==> run B <==
==> flow/design.v (excerpt) <==
module as2650(
	input clk,
	input rst,
	input [7:0] bus_in,
	output [7:0] bus_out,
	output le_lo,
	output le_hi,
	output OEb,
	output WEb,
	output bus_dir,
	output IOC,
	output IOD,
	input [6:0] irqs,
	output flag,
	input sense,
	output reg [7:0] ext_io_addr,
	output reg io_bus_cyc,
	output reg io_bus_we,
	output reg [7:0] io_bus_out,
	input [7:0] io_bus_in,
	output [7:0] debug_psl,
	output [7:0] debug_psu,
	output [32:0] la_data_out,
	input wb_hidden_rom_enable,
	output reg cpu_hidden_rom_enable,
	output WE_ram
);
clock: 8.11 ns
lec_check: 0
cap_margin: 20
core_margin: 2
core_utilization: 66
max_routing_layer: met4
setup_slack_margin: -0.55
slew_margin: 20
run.sh (not shown) runs the stock make flow with config.mk's settings and CLKGATE_MAP_FILE=.
==> run D (differences from run B) <==
--- a/flow/config.mk
+++ b/flow/config.mk
@@ -9,5 +9,3 @@
 export CORE_MARGIN = 2
-export CORE_UTILIZATION = 66
-export MAX_ROUTING_LAYER = met4
-export SETUP_SLACK_MARGIN = -0.55
+export CORE_UTILIZATION = 40
 export SLEW_MARGIN = 20
==> flow/constraint.sdc (replaced) <==
create_clock -name core_clock -period 14.6 [get_ports {clk}]
set_input_delay 2.9200 -clock core_clock [delete_from_list [all_inputs] [get_ports {clk}]]
set_output_delay 2.9200 -clock core_clock [all_outputs]
set_load 0.01 [all_outputs]
==> run C (differences from run B) <==
--- a/flow/config.mk
+++ b/flow/config.mk
@@ -7,7 +7,12 @@
 export LEC_CHECK = 0
-export CAP_MARGIN = 20
+export CAP_MARGIN = 30
+export CELL_PAD_IN_SITES_DETAIL_PLACEMENT = 1
+export CORE_ASPECT_RATIO = 1.12
 export CORE_MARGIN = 2
-export CORE_UTILIZATION = 66
+export CORE_UTILIZATION = 70
+export GPL_TIMING_DRIVEN = 1
 export MAX_ROUTING_LAYER = met4
-export SETUP_SLACK_MARGIN = -0.55
-export SLEW_MARGIN = 20
+export MIN_ROUTING_LAYER = met1
+export PLACE_DENSITY_LB_ADDON = 0.12
+export SETUP_SLACK_MARGIN = 0.98
+export SLEW_MARGIN = 15
==> flow/constraint.sdc (replaced) <==
create_clock -name core_clock -period 15.0 [get_ports {clk}]
set_input_delay 3.0000 -clock core_clock [delete_from_list [all_inputs] [get_ports {clk}]]
set_output_delay 3.0000 -clock core_clock [all_outputs]
set_load 0.01 [all_outputs]
==> run_results.csv <==
group,metric,value,unit
run_status,status,"did not finish",
run_status,lastStage,"detailed placement (3_5_place_dp)",
run_status,stop_error,"[ERROR DPL-0033] detailed placement checks failed during check placement.",
floorplanning,die_y,238,um
floorplanning,die_w,213,um
(the above is from run C)
==> run_results.csv <==
group,metric,value,unit
run_status,lastStage,"global routing (5_1_grt)",
floorplanning,die_y,231,um
placed_design,gp_congestion,1.19,
run_status,stop_error,"[ERROR GRT-0116] Global routing finished with congestion. Check the congestion regions in the DRC Viewer.",
run_status,status,"did not finish",
(the above is from run B)
==> run_results.csv <==
group,metric,value,unit
logic_synthesis,synth_cell_types,92,
run_status,status,"timing/DRC/antenna clean",
clock_tree,cts_tree,"done",
floorplanning,die_w,296,um
layout,instances_no_fill,5038,
sta,max_slew_margin,0.193,
clock_tree,numCtsBuffers,53,
floorplanning,die_y,296,um
(the above is from run D)

* * *

==> job 4279: inputs <==
as2650 again, from the RTL that the note above started with.
Settings: LEC_CHECK=0, ABC_AREA=0, CAP_MARGIN=20, CELL_PAD_IN_SITES_GLOBAL_PLACEMENT=3, CORE_MARGIN=2, CORE_UTILIZATION=64, CTS_CLUSTER_SIZE=27, GPL_ROUTABILITY_DRIVEN=0, GPL_TIMING_DRIVEN=1, MAX_ROUTING_LAYER=met4, MIN_ROUTING_LAYER=met2, PLACE_DENSITY_LB_ADDON=0.02, SETUP_SLACK_MARGIN=-0.04, SLEW_MARGIN=10, TNS_END_PERCENT=95; clock period 16.0 ns.
==> job 4650: changes against job 4279 <==
==> flow/config.mk (replaced) <==
export PLATFORM = sky130hd
export DESIGN_NAME = as2650
export DESIGN_NICKNAME = as2650
export VERILOG_FILES = /design/flow/design.v
export SDC_FILE = /design/flow/constraint.sdc
export NUM_CORES = 4
export LEC_CHECK = 0
export ABC_AREA = 1
export CAP_MARGIN = 30
export CELL_PAD_IN_SITES_DETAIL_PLACEMENT = 1
export CORE_ASPECT_RATIO = 1.12
export CORE_MARGIN = 2
export CORE_UTILIZATION = 70
export CTS_CLUSTER_DIAMETER = 231
export GPL_TIMING_DRIVEN = 1
export MAX_ROUTING_LAYER = met4
export MIN_ROUTING_LAYER = met1
export PLACE_DENSITY_LB_ADDON = 0.12
export SETUP_SLACK_MARGIN = 0.98
export SLEW_MARGIN = 15
==> flow/constraint.sdc (replaced) <==
create_clock -name core_clock -period 12.1 [get_ports {clk}]
set_input_delay 2.4200 -clock core_clock [delete_from_list [all_inputs] [get_ports {clk}]]
set_output_delay 2.4200 -clock core_clock [all_outputs]
set_load 0.01 [all_outputs]
==> job 6021: changes against job 4279 <==
==> flow/config.mk (replaced) <==
export PLATFORM = sky130hd
export DESIGN_NAME = as2650
export DESIGN_NICKNAME = as2650
export VERILOG_FILES = /design/flow/design.v
export SDC_FILE = /design/flow/constraint.sdc
export NUM_CORES = 4
export LEC_CHECK = 0
export CAP_MARGIN = 30
export CELL_PAD_IN_SITES_DETAIL_PLACEMENT = 0
export CORE_ASPECT_RATIO = 1.12
export CORE_MARGIN = 2
export CORE_UTILIZATION = 71
export GPL_TIMING_DRIVEN = 1
export MAX_ROUTING_LAYER = met4
export MIN_ROUTING_LAYER = met1
export PLACE_DENSITY_LB_ADDON = 0.27
export SETUP_SLACK_MARGIN = 0.98
export SLEW_MARGIN = 15
==> flow/constraint.sdc (replaced) <==
create_clock -name core_clock -period 8.18 [get_ports {clk}]
set_input_delay 1.6360 -clock core_clock [delete_from_list [all_inputs] [get_ports {clk}]]
set_output_delay 1.6360 -clock core_clock [all_outputs]
set_load 0.01 [all_outputs]
==> qor summary <==
                                                                    job 4279                   job 6021                   job 4650
Chip area estimate from yosys synthesis                         0.0341 sq mm               0.0341 sq mm               0.0349 sq mm
Post-Synth Adder-Cell Area                                             7.21%                      7.21%                      7.05%
Unique masters post-synth                                                 92                         92                         71
Most instantiated library cell after synthesis       sky130_fd_sc_hd__nor2_1    sky130_fd_sc_hd__nor2_1   sky130_fd_sc_hd__nand2_1
Mux cell area share after synthesis                                    9.43%                      9.43%                     0.802%
Outcome                                            aborted with a tool error  aborted with a tool error  aborted with a tool error
Stage where the flow stopped                    global placement without I/O             global routing         detailed placement
Number of cells in the yosys synthesis report                           3778                       3778                       4725
Area fraction in and, or, nand and nor cells                           17.2%                      17.2%                      24.7%
Init Core Util                                                         64.8%                      71.5%                      70.9%
Top-area cell share                                                    29.0%                      29.0%                      28.4%
Horizontal die dimension                                              235 um                     211 um                     215 um
# port buffers                                                             -                        111                        111
Site row count                                                            84                         85                         86
Seq/Total Area, Yosys                                                  37.6%                      37.6%                      36.8%
Cells after synthesis                                                   3778                       3778                       4725

* * *

==> 11-27 <==
Starting RTL as in the previous note.
==> flow/config.mk <==
export PLATFORM = sky130hd
export DESIGN_NAME = as2650
export DESIGN_NICKNAME = as2650
export VERILOG_FILES = /design/flow/design.v
export SDC_FILE = /design/flow/constraint.sdc
export NUM_CORES = 4
export LEC_CHECK = 0
export ABC_AREA = 1
export CAP_MARGIN = 30
export CELL_PAD_IN_SITES_DETAIL_PLACEMENT = 1
export CELL_PAD_IN_SITES_GLOBAL_PLACEMENT = 2
export CORE_ASPECT_RATIO = 0.67
export CORE_MARGIN = 9
export CORE_UTILIZATION = 59
export CTS_CLUSTER_SIZE = 76
export GPL_ROUTABILITY_DRIVEN = 0
export GPL_TIMING_DRIVEN = 1
export HOLD_SLACK_MARGIN = 0.12
export MAX_ROUTING_LAYER = met5
export MIN_ROUTING_LAYER = met1
export PLACE_DENSITY_LB_ADDON = 0.27
export SETUP_SLACK_MARGIN = -0.81
export SLEW_MARGIN = 0
==> flow/constraint.sdc <==
create_clock -name core_clock -period 14.3 [get_ports {clk}]
set_input_delay 2.8600 -clock core_clock [delete_from_list [all_inputs] [get_ports {clk}]]
set_output_delay 2.8600 -clock core_clock [all_outputs]
set_load 0.01 [all_outputs]
==> 02-28 (differences from 11-27) <==
ABC_AREA = default   (was 1)
CAP_MARGIN = 20   (was 30)
CELL_PAD_IN_SITES_DETAIL_PLACEMENT = default   (was 1)
CELL_PAD_IN_SITES_GLOBAL_PLACEMENT = default   (was 2)
CORE_ASPECT_RATIO = default   (was 0.67)
CORE_MARGIN = 2   (was 9)
CORE_UTILIZATION = 68   (was 59)
CTS_CLUSTER_SIZE = default   (was 76)
GPL_ROUTABILITY_DRIVEN = default   (was 0)
GPL_TIMING_DRIVEN = default   (was 1)
HOLD_SLACK_MARGIN = default   (was 0.12)
MAX_ROUTING_LAYER = default   (was met5)
MIN_ROUTING_LAYER = default   (was met1)
PLACE_DENSITY_LB_ADDON = default   (was 0.27)
SETUP_SLACK_MARGIN = 3.38   (was -0.81)
SLEW_MARGIN = 20   (was 0)
==> flow/constraint.sdc (replaced) <==
create_clock -name core_clock -period 12.5 [get_ports {clk}]
set_input_delay 2.5000 -clock core_clock [delete_from_list [all_inputs] [get_ports {clk}]]
set_output_delay 2.5000 -clock core_clock [all_outputs]
set_load 0.01 [all_outputs]
==> results <==
                                                                                   02-28                      11-27
Number of standard cells after synthesis                                            3778                       4725
Chip Area                                                                     52000 um^2                 68500 um^2
Outcome                                                        aborted with a tool error  aborted with a tool error
Stage where the flow stopped                                                     5_1_grt       3_1_place_gp_skip_io
Most instantiated library cell after synthesis                   sky130_fd_sc_hd__nor2_1   sky130_fd_sc_hd__nand2_1
Yosys-reported design area after synthesis                                    34100 um^2                 34900 um^2
Yosys simple share                                                                 17.2%                      24.7%
Yosys cell count                                                                    3778                       4725
Area share, top type                                                               29.0%                      28.4%
Fp util                                                                            68.5%                      60.1%
FP Rows                                                                               82                         72
Compound-cell area share of the yosys netlist                                      20.2%                      19.8%
Die Y                                                                             228 um                     217 um
Cell Area, Synth                                                              34100 um^2                 34900 um^2
Register share after synthesis                                                     37.6%                      36.8%
Area of the core region                                                       49900 um^2                 58100 um^2
Adder-cell area share of the yosys netlist                                         7.21%                      7.05%
X dimension of the die                                                            228 um                     315 um
Syn Area/Cell                                                                  9.04 um^2                  7.39 um^2
Post-synthesis share of cell area spent on xor and xnor gates                      3.56%                      2.23%
